## arctan
module arctan #
	(
		parameter integer C_S00_AXIS_TDATA_WIDTH	= 32,
		parameter integer C_M00_AXIS_TDATA_WIDTH	= 32,
    parameter integer ITERATIONS = 16
	)
	(
		input wire  s00_axis_aclk, s00_axis_aresetn,
		input wire  s00_axis_tlast, s00_axis_tvalid,
		input wire [C_S00_AXIS_TDATA_WIDTH-1 : 0] s00_axis_tdata,
		input wire [(C_S00_AXIS_TDATA_WIDTH/8)-1: 0] s00_axis_tstrb,
		output logic  s00_axis_tready,
		input wire  m00_axis_aclk, m00_axis_aresetn,
		input wire  m00_axis_tready,
		output logic  m00_axis_tvalid, m00_axis_tlast,
		output logic [C_M00_AXIS_TDATA_WIDTH-1 : 0] m00_axis_tdata,
		output logic [(C_M00_AXIS_TDATA_WIDTH/8)-1: 0] m00_axis_tstrb
	);
make LEC_CHECK=0 ABC_AREA=1 CAP_MARGIN=0 CORE_MARGIN=2 CORE_UTILIZATION=72 CTS_CLUSTER_DIAMETER=381 CTS_CLUSTER_SIZE=72 MAX_ROUTING_LAYER=met4 PLACE_DENSITY=0.64 SETUP_SLACK_MARGIN=0.27 SLEW_MARGIN=20 finish   # period 2.62 ns
run.sh (not shown) runs the stock make flow with config.mk's settings and CLKGATE_MAP_FILE=.
The baseline failed in global routing (5_1_grt) (GRT-0232).
Next try:
Settings changed: ABC_AREA 1 to not set, CAP_MARGIN 0 to 20, CORE_UTILIZATION 72 to 40, CTS_CLUSTER_DIAMETER 381 to not set, CTS_CLUSTER_SIZE 72 to not set, MAX_ROUTING_LAYER met4 to not set, PLACE_DENSITY 0.64 to not set, SETUP_SLACK_MARGIN 0.27 to not set.
Clock period 2.62 ns to 5.0 ns, I/O delays scaled along.
The changed run ran to the end with no violations.
Area after synthesis is lower by 16%.
Synthesized cell count is lower by 34%.
Die area is higher by 50%.
Next try:
Settings changed: CORE_UTILIZATION 40 to 27.
Clock period 5.0 ns to 5.15 ns, I/O delays scaled along.
Result:
- first-iteration DRC count rises by about a fifth
- core utilization shrinks by 14 points
- cell count came out higher by roughly a tenth
- worst setup slack gains 0.34 ns
- non-clock buffer count came out higher by 11
- design area goes up slightly
- global-route usage decreases by 7.5 points
- total power fell by a few percent
- via count went down slightly
- combinational power came out lower by a few percent

arctan again, from the RTL that the note above started with.
==> flow/config.mk <==
export PLATFORM = sky130hd
export DESIGN_NAME = arctan
export DESIGN_NICKNAME = arctan
export VERILOG_FILES = /design/flow/design.v
export SDC_FILE = /design/flow/constraint.sdc
export NUM_CORES = 4
export LEC_CHECK = 0
export ABC_AREA = 0
export CAP_MARGIN = 20
export CELL_PAD_IN_SITES_GLOBAL_PLACEMENT = 0
export CORE_MARGIN = 2
export CORE_UTILIZATION = 72
export CTS_CLUSTER_DIAMETER = 32
export CTS_CLUSTER_SIZE = 30
export MAX_ROUTING_LAYER = met4
export MIN_ROUTING_LAYER = met1
export PLACE_DENSITY = 0.65
export SETUP_SLACK_MARGIN = 0.68
export SLEW_MARGIN = 20
==> flow/constraint.sdc <==
create_clock -name core_clock -period 2.96 [get_ports {s00_axis_aclk}]
set_input_delay 0.5920 -clock core_clock [delete_from_list [all_inputs] [get_ports {s00_axis_aclk}]]
set_output_delay 0.5920 -clock core_clock [all_outputs]
set_load 0.01 [all_outputs]
The baseline aborted during clock tree synthesis (4_1_cts).
Next try:
Settings changed: ABC_AREA 0 to 1, SETUP_SLACK_MARGIN 0.68 to default.
With this change the flow finished but fails on setup timing.
Area after synthesis climbs by 20%.
Die area increases by 19%.
Synthesized cell count rises by about 50%.
Next try:
Settings changed: ABC_AREA 1 to default, CELL_PAD_IN_SITES_GLOBAL_PLACEMENT 0 to default, CORE_UTILIZATION 72 to 37, CTS_CLUSTER_DIAMETER 32 to default, CTS_CLUSTER_SIZE 30 to default, MAX_ROUTING_LAYER met4 to default, MIN_ROUTING_LAYER met1 to default, PLACE_DENSITY 0.65 to default.
Clock period 2.96 ns to 4.47 ns, I/O delays scaled along.
After rerunning: The changed run finished clean. Combinational power drops by 48%. Worst setup slack gets better by 0.49 ns. Clock skew climbs by 0.0057 ns. Clock-buffer cell count drops by 94. Worst hold slack gets better by 0.26 ns. Sequential power drops by 34%. Register-to-register slack gets better by 0.49 ns. Maximum frequency drops by 25%. Final area drops by 19%. Via count drops by about 30%. Power drops by 50%.
Next try:
Settings changed: ABC_AREA from default to 1, CORE_UTILIZATION 37 to 72, SETUP_SLACK_MARGIN from default to 0.91.
Clock period 4.47 ns to 3.08 ns, I/O delays scaled along.
With this change the flow ended with an error in global routing (5_1_grt) on GRT-0116.
Synthesized area is higher by 20%.
Die area decreases by 38%.
Synthesized cell count is higher by 51%.

arctan again, from the RTL that the note above started with.
clock: 2.83 ns
lec_check: 0
cap_margin: 20
core_margin: 2
core_utilization: 69
setup_slack_margin: -0.29
slew_margin: 20
The starting point failed in 5_1_grt on GRT-0232.
==> next run, changes <==
ABC_AREA = 1   (was default)
CORE_UTILIZATION = 70   (was 69)
SETUP_SLACK_MARGIN = 0.27   (was -0.29)
clock period = 2.71 ns   (was 2.83 ns; I/O delays follow)
=> The changed run did not get past 5_1_grt on GRT-0232; die area went up by 18%; area after synthesis went up by 20%; synthesized cell count went up by 51%.

arctan again, from the RTL that the note above started with.
make LEC_CHECK=0 ABC_AREA=0 CAP_MARGIN=20 CELL_PAD_IN_SITES_GLOBAL_PLACEMENT=0 CORE_MARGIN=2 CORE_UTILIZATION=70 CTS_CLUSTER_DIAMETER=356 CTS_CLUSTER_SIZE=30 MAX_ROUTING_LAYER=met4 MIN_ROUTING_LAYER=met1 SETUP_SLACK_MARGIN=0.81 SLEW_MARGIN=20 finish   # period 3.06 ns
The starting point died in global routing (5_1_grt).
Next try:
- CELL_PAD_IN_SITES_GLOBAL_PLACEMENT: 0 -> default
- CORE_UTILIZATION: 70 -> 72
- CTS_CLUSTER_DIAMETER: 356 -> 336
- CTS_CLUSTER_SIZE: 30 -> 98
- MAX_ROUTING_LAYER: met4 -> default
- MIN_ROUTING_LAYER: met1 -> default
- SETUP_SLACK_MARGIN: 0.81 -> default
- clock period: 3.06 -> 2.49 ns (I/O delays scaled with it)
What happened:
- The new run stopped in clock tree synthesis (4_1_cts) with DPL-0033
- synthesized cell count is unchanged
- die size fell by about 2.7%
- synthesized area stays the same
Next try:
- ABC_AREA: 0 -> default
- CORE_UTILIZATION: 72 -> 70
- CTS_CLUSTER_DIAMETER: 336 -> default
- CTS_CLUSTER_SIZE: 98 -> default
- SETUP_SLACK_MARGIN: default -> -0.29
- clock period: 2.49 -> 2.83 ns (I/O delays scaled with it)
Outcome: Now the flow failed in global routing (5_1_grt) (GRT-0232); synthesized area is unchanged; synthesized cell count does not change; die size goes up by 2.8%.
Next try:
- ABC_AREA: default -> 1
- CORE_ASPECT_RATIO: default -> 1.09
- CORE_UTILIZATION: 70 -> 40
- CTS_CLUSTER_DIAMETER: default -> 224
- SETUP_SLACK_MARGIN: -0.29 -> default
- clock period: 2.83 -> 5.0 ns (I/O delays scaled with it)
After rerunning: This time the run finished clean. Synthesized area grows by about a fifth. Synthesized cell count grows by well over a third. Die size grows by well over a third.

## build 88
arctan again, from the RTL that the note above started with.
clock: 5.0 ns
lec_check: 0
abc_area: 1
cap_margin: 20
cell_pad_in_sites_detail_placement: 2
core_aspect_ratio: 0.68
core_margin: 10
core_utilization: 40
cts_cluster_diameter: 167
cts_cluster_size: 24
gpl_routability_driven: 0
hold_slack_margin: 0.09
max_routing_layer: met5
setup_slack_margin: 0.7
slew_margin: 15
The flow ended early for build 88: it failed with a tool error in detailed placement (3_5_place_dp).
Input-level comparison between build 82 and build 88:
- CORE_UTILIZATION now 66, was 40
- GPL_ROUTABILITY_DRIVEN no longer set, was 0
- CORE_MARGIN now 2, was 10
- SLEW_MARGIN now 20, was 15
- CELL_PAD_IN_SITES_DETAIL_PLACEMENT no longer set, was 2
- HOLD_SLACK_MARGIN no longer set, was 0.09
- CTS_CLUSTER_SIZE no longer set, was 24
- ABC_AREA no longer set, was 1
- CORE_ASPECT_RATIO no longer set, was 0.68
- MAX_ROUTING_LAYER no longer set, was met5
- CTS_CLUSTER_DIAMETER no longer set, was 167
- the clock period (ns, I/O delays scaled along) now 4.12, was 5.0
## What came out
Summary of build 82 and build 88: one run falls short of a clean finish, namely build 88.
Summary of build 82 over build 88: count of distinct cell types in the synthesized netlist went up about 70%; area share of xor/xnor cells in the synthesized design higher; part of the Yosys area used for sequential elements increased 4.3 points.
NOTE synthesized cell area build 88->build 82 decreased by more than 10%
Compare build 82 and build 88 | die area higher: build 88
Diff build 88 -> build 82 | starting density of the core | increase of 26 points
Build 82 against build 88; total cell area reported by yosys after synthesis is down by more than 10%.
Edits applied to the flow inputs when going from build 82 to build 85:
- CORE_UTILIZATION: 66 -> 40
- SETUP_SLACK_MARGIN: 0.7 -> unset
- the clock period (ns, I/O delays scaled along): 4.12 -> 4.47
## What came out
Build 82 → build 85: standby leakage power fell 3.3%; number of standard cells in the final layout excluding fillers rose 888; total power fell 7.3%; clock network power share rose 1.0 points; clock buffer count rose about 7%.
Yosys chip area came out exactly the same in build 82 and build 85.
Compared with build 82, build 85 shows area share of buffers outside the clock network lower by 1.2 points.
--- input diff build 85..build 3 ---
- CORE_UTILIZATION now 72, was 40
- SETUP_SLACK_MARGIN now 0.73, previously not set
- PLACE_DENSITY now 0.64, previously not set
- the clock period (ns, I/O delays scaled along) now 3.67, was 4.47
## What came out
Completing all stages was not enough for build 3: its layout failed the final checks because of negative setup slack. The share of total power in sequential cells reported for build 3 is smaller than that of build 85 by 0.6 points. Met3 track demand over resource in global routing: build 3 vs build 85 up 4.9 points. Share of power burned in combinational logic: build 3 and build 85 compared, higher one is build 3. Build 3 vs build 85: routed wire length up.
What build 78 does differently from build 3 at the input level:
- changing SETUP_SLACK_MARGIN from 0.73 to 0.7
- changing the clock period (ns, I/O delays scaled along) from 3.67 to 3.82
[summary]
Build 78: it failed with a tool error in global routing (5_1_grt), so there are no final results.
Per the comparison of build 78 with build 3, number of cells upsized or downsized after cts shows an increase of 52; weighted congestion at the end of routability-driven global placement lower; xor and xnor area share after synthesis about even; number of buffers added on ports did not really move; maximum number of buffers from clock root to sink held.
Looking at half-perimeter wire length after detailed placement across both flows, build 78 is the stronger of the two, with build 3 trailing.
Reported for build 3 and build 78, die size turned out identical to the last digit.
The post-placement worst setup slack of build 78 was superior to that of build 3.
Edits applied to the flow inputs when going from build 78 to build 79:
- swapping 0.7 for -0.21 in SETUP_SLACK_MARGIN
- clearing PLACE_DENSITY, which used to be 0.64
- swapping 3.82 for 3.08 in the clock period (ns, I/O delays scaled along)
==> results <==
- Measured against build 79, the buffers inserted during post-CTS setup optimization of build 78 comes out at 7.6 times the reference value.
- Summary of build 79 over build 78: post-placement cell area went up by about 7%; post-synthesis adder-cell area fraction was more or less identical; placed instance count went up by about 6.5%; starting utilization of the core area was more or less identical; multiplexer area fraction after synthesis was more or less identical.
- The synthesized cell count of build 78 and that of build 79 are within noise of each other.
- STATUS run=build 79 STAGES=ALL_DONE FINAL_CHECKS=FAILED CAUSE=negative setup slack
- Build 79 vs build 78 — final weighted congestion of routability-driven global placement rose 3.8%.
Power is estimated from default activity; no workload was simulated.
